==> job 4740: inputs <==
Design alu, start of the top module:
module alu (
    input               i_clk,
    input               i_rst_n,
    input               i_valid,
    input signed [11:0] i_data_a,
    input signed [11:0] i_data_b,
    input        [2:0]  i_inst,
    output              o_valid,
    output       [11:0] o_data,
    output              o_overflow
);
clock: 8.53 ns
lec_check: 0
cap_margin: 20
core_margin: 2
core_utilization: 71
cts_cluster_size: 11
place_density_lb_addon: 0.24
setup_slack_margin: -0.49
slew_margin: 20
run.sh (not shown) runs the stock make flow with config.mk's settings and CLKGATE_MAP_FILE=.
==> job 469: changes against job 4740 <==
CORE_UTILIZATION = 62   (was 71)
CTS_CLUSTER_SIZE = not set   (was 11)
PLACE_DENSITY = 0.37   (was not set)
PLACE_DENSITY_LB_ADDON = not set   (was 0.24)
SETUP_SLACK_MARGIN = not set   (was -0.49)
TNS_END_PERCENT = 20   (was not set)
==> flow/constraint.sdc (replaced) <==
create_clock -name core_clock -period 7.39 [get_ports {i_clk}]
set_input_delay 1.4780 -clock core_clock [delete_from_list [all_inputs] [get_ports {i_clk}]]
set_output_delay 1.4780 -clock core_clock [all_outputs]
set_load 0.01 [all_outputs]
==> comparison <==
Job 469 reached the layout checks and failed them: setup timing. Job 4740 aborted during global routing on GRT-0232. In synthesized cell count, job 4740 and job 469 do not differ. Area after synthesis is the same in job 469 and job 4740. Die size: job 4740 is lower than job 469 (12%).
==> figures <==
|  | job 4740 | job 469 |
|---|---|---|
| Run status | aborted with a tool error | finished with violations |
| Last stage reached | global routing | - |
| Reasons for failing layout checks | - | setup timing |
| Die Height | 125 um | 134 um |
| Initial standard-cell utilization of the core | 72.3% | 63.4% |
| Gpl congestion | 1.02 | 0.942 |
| Final HPWL from detailed placement | 30.5 mm | 26.9 mm |
| Die Width | 125 um | 134 um |
| Core area | 14500 um2 | 16500 um2 |
| Number of placed cells counting well taps | 1735 | 1774 |
| Row count | 44 | 47 |
| DP Area | 12900 um2 | 13000 um2 |
| # resized after CTS | 39 | 147 |
| Minimum setup slack after placement | -1420 ps | -2220 ps |
| Buffer count from post-CTS setup fixing | 8 | 43 |
| DIE AREA | 15700 um2 | 17900 um2 |

========
==> inputs of run A <==
==> flow/design.v <==
module alu (
    input               i_clk,
    input               i_rst_n,
    input               i_valid,
    input signed [11:0] i_data_a,
    input signed [11:0] i_data_b,
    input        [2:0]  i_inst,
    output              o_valid,
    output       [11:0] o_data,
    output              o_overflow
);
reg  [11:0] o_data_w, o_data_r;
reg         o_valid_w, o_valid_r;
reg         o_overflow_w, o_overflow_r;
reg  [19:0] data_old;
reg         overflow_old;
wire [12:0] data_add, data_sub, data_mean;
wire [23:0] data_mul;
wire [19:0] data_mul_round;
wire [20:0] data_mac;
wire [11:0] data_a_abs, data_b_abs;
assign o_valid = o_valid_r;
assign o_data = o_data_r;
assign o_overflow = o_overflow_r;
assign data_add = {i_data_a[11], i_data_a} + {i_data_b[11], i_data_b};
assign data_sub = {i_data_a[11], i_data_a} - {i_data_b[11], i_data_b};
assign data_mul = {{12{i_data_a[11]}}, i_data_a} * {{12{i_data_b[11]}}, i_data_b};
assign data_mul_round = {data_mul[23], data_mul[23:5]} + {19'd0, data_mul[4]};
assign data_mac = {data_mul_round[19], data_mul_round} + {data_old[19], data_old};
assign data_mean = data_add >> 1;
assign data_a_abs = i_data_a[11]? ~(i_data_a)+12'd1: i_data_a;
assign data_b_abs = i_data_b[11]? ~(i_data_b)+12'd1: i_data_b;
always@(*) begin
  o_data_w = 12'd0;
  o_valid_w = i_valid;
  o_overflow_w = 1'b0;
  case(i_inst)
    3'b000: begin  
      o_overflow_w = ^data_add[12:11];
      o_data_w = data_add[11:0];
    end
    3'b001: begin  
      o_overflow_w = ^data_sub[12:11];
      o_data_w = data_sub[11:0];
    end
    3'b010: begin  
      o_data_w = data_mul_round[11:0];
      o_overflow_w = ~(data_mul_round[19:11] == 9'b1_1111_1111 | data_mul_round[19:11] == 9'b0_0000_0000);
    end
    3'b011: begin  
      o_data_w = data_mac[11:0]; 
      o_overflow_w = ~(data_mac[20:11] == 10'b11_1111_1111 | data_mac[20:11] == 10'b00_0000_0000) | overflow_old;
    end
    3'b100: begin  
      o_data_w = ~(i_data_a ^ i_data_b);
    end
    3'b101: begin  
      o_data_w = ~i_data_a[11]? i_data_a: 12'd0;
    end
    3'b110: begin  
      o_data_w = data_mean[11:0];
    end
    3'b111: begin  
      o_data_w = (data_a_abs >= data_b_abs)? data_a_abs: data_b_abs;
    end
  endcase
end
always@(posedge i_clk or negedge i_rst_n) begin
  if(~i_rst_n) begin
    o_data_r <= 12'd0;
    o_overflow_r <= 1'b0;
    o_valid_r <= 1'b0;
  end 
  else begin
    o_data_r <= o_data_w;
    o_overflow_r <= o_overflow_w;
    o_valid_r <= o_valid_w;
  end
end
always@(posedge i_clk or negedge i_rst_n) begin
  if(~i_rst_n) begin
    data_old <= 20'd0;
    overflow_old <= 1'b0;
  end
  else if(i_valid) begin
    if(i_inst == 3'b011)begin
      data_old <= {{8{o_data_w[11]}}, o_data_w};
      overflow_old <= o_overflow_w;
    end
    else begin
      data_old <= 20'd0;
      overflow_old <= 1'b0;
    end
  end
end
endmodule
==> flow/run.sh <==
#!/bin/bash
# the make line also repeats each setting of config.mk as NAME=value (left out here)
make -C /OpenROAD-flow-scripts/flow DESIGN_CONFIG=/design/flow/config.mk WORK_HOME=/design/flow/orfs CLKGATE_MAP_FILE= finish
==> flow/config.mk <==
export PLATFORM = sky130hd
export DESIGN_NAME = alu
export DESIGN_NICKNAME = alu
export VERILOG_FILES = /design/flow/design.v
export SDC_FILE = /design/flow/constraint.sdc
export NUM_CORES = 4
export LEC_CHECK = 0
export CAP_MARGIN = 40
export CELL_PAD_IN_SITES_DETAIL_PLACEMENT = 0
export CELL_PAD_IN_SITES_GLOBAL_PLACEMENT = 0
export CORE_MARGIN = 2
export CORE_UTILIZATION = 33
export CTS_CLUSTER_DIAMETER = 397
export CTS_CLUSTER_SIZE = 100
export GPL_ROUTABILITY_DRIVEN = 1
export GPL_TIMING_DRIVEN = 1
export MAX_ROUTING_LAYER = met5
export SETUP_SLACK_MARGIN = -0.82
export SLEW_MARGIN = 20
==> flow/constraint.sdc <==
create_clock -name core_clock -period 9.36 [get_ports {i_clk}]
set_input_delay 1.8720 -clock core_clock [delete_from_list [all_inputs] [get_ports {i_clk}]]
set_output_delay 1.8720 -clock core_clock [all_outputs]
set_load 0.01 [all_outputs]
==> run G: changes against run A <==
ABC_AREA = 1   (was not set)
CAP_MARGIN = 20   (was 40)
CELL_PAD_IN_SITES_DETAIL_PLACEMENT = not set   (was 0)
CELL_PAD_IN_SITES_GLOBAL_PLACEMENT = not set   (was 0)
CORE_UTILIZATION = 72   (was 33)
CTS_CLUSTER_DIAMETER = not set   (was 397)
CTS_CLUSTER_SIZE = not set   (was 100)
GPL_ROUTABILITY_DRIVEN = not set   (was 1)
GPL_TIMING_DRIVEN = not set   (was 1)
MAX_ROUTING_LAYER = not set   (was met5)
SETUP_SLACK_MARGIN = not set   (was -0.82)
==> flow/constraint.sdc (replaced) <==
create_clock -name core_clock -period 7.69 [get_ports {i_clk}]
set_input_delay 1.5380 -clock core_clock [delete_from_list [all_inputs] [get_ports {i_clk}]]
set_output_delay 1.5380 -clock core_clock [all_outputs]
set_load 0.01 [all_outputs]
==> run C: changes against run A <==
CAP_MARGIN = 20   (was 40)
CORE_ASPECT_RATIO = 0.98   (was not set)
CORE_UTILIZATION = 65   (was 33)
CTS_CLUSTER_DIAMETER = 29   (was 397)
CTS_CLUSTER_SIZE = not set   (was 100)
PLACE_DENSITY = 0.61   (was not set)
SETUP_SLACK_MARGIN = -0.3   (was -0.82)
==> flow/constraint.sdc (replaced) <==
create_clock -name core_clock -period 3.63 [get_ports {i_clk}]
set_input_delay 0.7260 -clock core_clock [delete_from_list [all_inputs] [get_ports {i_clk}]]
set_output_delay 0.7260 -clock core_clock [all_outputs]
set_load 0.01 [all_outputs]
==> results <==
quantity                                                                        run A                      run G                      run C
Run status                                                   finished with violations  aborted with a tool error  aborted with a tool error
Failing step                                                                        -       clock tree synthesis             global routing
Violated checks                                                          setup timing                          -                          -
Starting density of the core                                                    0.334                      0.742                      0.669
Half-perimeter wire length of the detailed placement result                  27500 µm                   35100 µm                   30800 µm
Max Root-Sink Buffers                                                               2                          -                          2
Post-synth net total                                                             1591                       1983                       1591
Sequential element share of the synthesized area                               0.0645                     0.0597                     0.0645
Xor and xnor area share after synthesis                                        0.0726                     0.0340                     0.0726
Pre-CTS setup slack                                                         -0.733 ns                   -1.46 ns                   -5.41 ns
Floorplan die area                                                          33200 µm²                  16700 µm²                  17100 µm²
Chip Width                                                                     182 µm                     129 µm                     132 µm
Std cell rows                                                                      65                         45                         45
Number of distinct library cells after synthesis                                   73                         48                         73
Max-area cell share                                                             0.270                      0.249                      0.270
Number of instances in the synthesized netlist                                   1312                       1704                       1312
Yosys Chip Area                                                             10500 µm²                  11300 µm²                  10500 µm²
Avg Inst Size Synth                                                          7.98 µm²                   6.65 µm²                   7.98 µm²
Core ar.                                                                    31400 µm²                  15300 µm²                  15700 µm²
